## build 40
## battleship
module battleship(
input wire clk,
input wire rst,  
input wire ARDUINO_A0,    
input wire ARDUINO_A1,    
input wire ARDUINO_A2,    
input wire ARDUINO_A3,    
output reg ARDUINO_IO0,   
output reg ARDUINO_IO1,   
output reg ARDUINO_IO2,   
output reg ARDUINO_IO6,   
output reg ARDUINO_IO7,   
output reg ARDUINO_IO8,   
output reg ARDUINO_IO9,   
output reg ARDUINO_IO10,  
output reg ARDUINO_IO11,  
output reg ARDUINO_A4,  
output reg ARDUINO_A5,  
output reg PMOD1_D0_P,  
output reg PMOD1_D0_N,  
output reg PMOD1_D1_P,  
output reg PMOD1_D1_N,  
output reg PMOD1_D2_P,  
output reg PMOD1_D2_N,  
output reg PMOD2_D0_P,  
output reg PMOD2_D0_N,  
output reg PMOD2_D1_P,  
output reg PMOD2_D2_P,  
output reg PMOD2_D2_N,  
output reg PMOD2_D3_P,  
output reg ARDUINO_IO3,   
output reg ARDUINO_IO4,   
output reg ARDUINO_IO5    
);
reg makeBoards;
reg make2DArray;
reg [7:0] playerOneBoard [0:2][0:2];     
reg [1:0] a;  
reg [1:0] b;  
reg [7:0] playerOneSHIPSBoard [0:2][0:2];  
reg [1:0] c;  
reg [1:0] d;  
reg [2:0] numShipsP1;
reg [2:0] hitsP1;
reg [7:0] playerTwoBoard [0:2][0:2];  
reg [1:0] e;  
reg [1:0] f;  
reg [7:0] playerTwoSHIPSBoard [0:2][0:2];  
reg [1:0] g;  
reg [1:0] h;  
reg [2:0] numShipsP2;
reg [2:0] hitsP2;
reg [2:0] playerTurn;
integer i, j;  
reg [3:0] nineStates; 
reg [3:0] nineStates2;
reg [5:0] gameLogicState;
reg [2:0] inputRow;  
reg [2:0] inputCol;  
reg [26:0] customCounter;  
reg customClk; 
reg [26:0] oneSecondCounter;  
reg oneSecondClk; 
reg [1:0] turnOnFirstBoard;
reg [1:0] turnOnSecondBoard;
localparam [26:0] DISP_DIV = 27'd24;
localparam [26:0] GAME_DIV = 27'd1249;
wire customTick    = (customCounter == DISP_DIV) && (customClk == 1'b0);
wire oneSecondTick = (oneSecondCounter == GAME_DIV) && (oneSecondClk == 1'b0);
always@(posedge clk)
begin
if (rst)
    begin
        customClk <= 0;
        customCounter <= 0;
    end
else if (customCounter == DISP_DIV)  
    begin
        customClk <= ~customClk;  
        customCounter <= 0;  
    end
else
    begin
        customCounter <= customCounter + 1;  
    end
end
always@(posedge clk)
begin
  ...
For scale: about 1500 cells after synthesis, about 190 flip-flops, about 0.010 mm^2 of cells after synthesis.
==> flow/config.mk <==
export PLATFORM = sky130hd
export DESIGN_NAME = battleship
export DESIGN_NICKNAME = battleship
export VERILOG_FILES = /design/flow/design.v
export SDC_FILE = /design/flow/constraint.sdc
export NUM_CORES = 4
export LEC_CHECK = 0
export ABC_AREA = 1
export CAP_MARGIN = 20
export CORE_MARGIN = 2
export CORE_UTILIZATION = 72
export HOLD_SLACK_MARGIN = -0.1
export PLACE_DENSITY = 0.91
export SETUP_SLACK_MARGIN = 0.71
export SLEW_MARGIN = 20
export TNS_END_PERCENT = 5
==> flow/constraint.sdc <==
create_clock -name core_clock -period 2.44 [get_ports {clk}]
set_input_delay 0.4880 -clock core_clock [delete_from_list [all_inputs] [get_ports {clk}]]
set_output_delay 0.4880 -clock core_clock [all_outputs]
set_load 0.01 [all_outputs]
run.sh (not shown) runs the stock make flow with config.mk's settings and CLKGATE_MAP_FILE=.
No final results exist for build 40, since it was stopped by error GRT-0232 during global routing (5_1_grt).
Input changes introduced in build 21 (baseline for comparison: build 40):
Settings: swapping 1 for 0 in ABC_AREA; swapping 20 for 40 in SLEW_MARGIN; clearing SETUP_SLACK_MARGIN, which used to be 0.71; swapping 2.44 for 2.92 in the clock period (ns, I/O delays scaled along).
Findings:
From the logs: build 21 reached the end of the flow and failed the layout checks with negative setup slack.
As the logs show, build 40 stopped at global routing (5_1_grt) after a tool error, so it never reached the end of the flow.
Between build 21 and build 40, the number of cells in the design after placement is lower for build 21.
Build 21 against build 40: overall chip area went down; proportion of synthesized chip area in sequential cells went up; number of buffers inserted for hold repair after clock tree synthesis did not really move; height of the die went down; mux contribution to synthesized area went up.
Chip area from the yosys synthesis statistics (higher): build 40
Between build 40 and build 21, the flow reports total cells reported by yosys after synthesis decreasing by more than 10%.
Comparing build 21 and build 40, the lower AND-OR/OR-AND share of the synthesized area was measured on build 40.
The number of nets at floorplan in build 21 is 0.78 times that in build 40.
Modified inputs, build 13 compared to build 21
Settings: PLACE_DENSITY now 0.41, was 0.91; ABC_AREA now 1, was 0; CTS_CLUSTER_DIAMETER now 358, previously not set; TNS_END_PERCENT no longer set, was 5; SLEW_MARGIN now 20, was 40; the clock period (ns, I/O delays scaled along) now 2.63, was 2.92.
--- outcome ---
| slew at the pin with the worst max-slew slack | build 21 vs build 13 | ≈ equal |. As for a clean layout from build 13 and build 21, there is none. Build 13 vs build 21 — sequential share of power dropped 1.2 points. Relative to build 21, estimated wirelength of the detail-placed design has increased by about 20% in build 13. Delta (build 13 minus build 21): instance count along the most critical hold path up 1; final period utilization rose by 9.0 points; final design utilization increased 4.7 points.
Edits applied to the flow inputs when going from build 13 to build 41:
Settings: clearing CTS_CLUSTER_DIAMETER, which used to be 358; putting CORE_ASPECT_RATIO at 1.46 where nothing was set; clearing PLACE_DENSITY, which used to be 0.41; clearing HOLD_SLACK_MARGIN, which used to be -0.1; swapping 2.63 for 3.41 in the clock period (ns, I/O delays scaled along).
## What came out
Going from build 13 to build 41, clock period minus final worst setup slack down 0.22 ns, routed wire length down 27%.
Complete run, failing final checks: build 13, reason negative setup slack.
The final layout from build 41, which completed every stage, passed the timing, design-rule and antenna checks at the end of the flow.
From build 13 to build 41 the numbers moved as follows: post-synthesis to final-layout area growth has decreased, wire length per cell went down.
Build 41 vs build 13 on final worst setup slack: build 41 is the higher one.
Changes observed in build 41 relative to build 13: final cell utilization of the core fell 10 points, post-placement worst setup slack rose 0.35 ns.
Power and IR drop assume default switching activity.
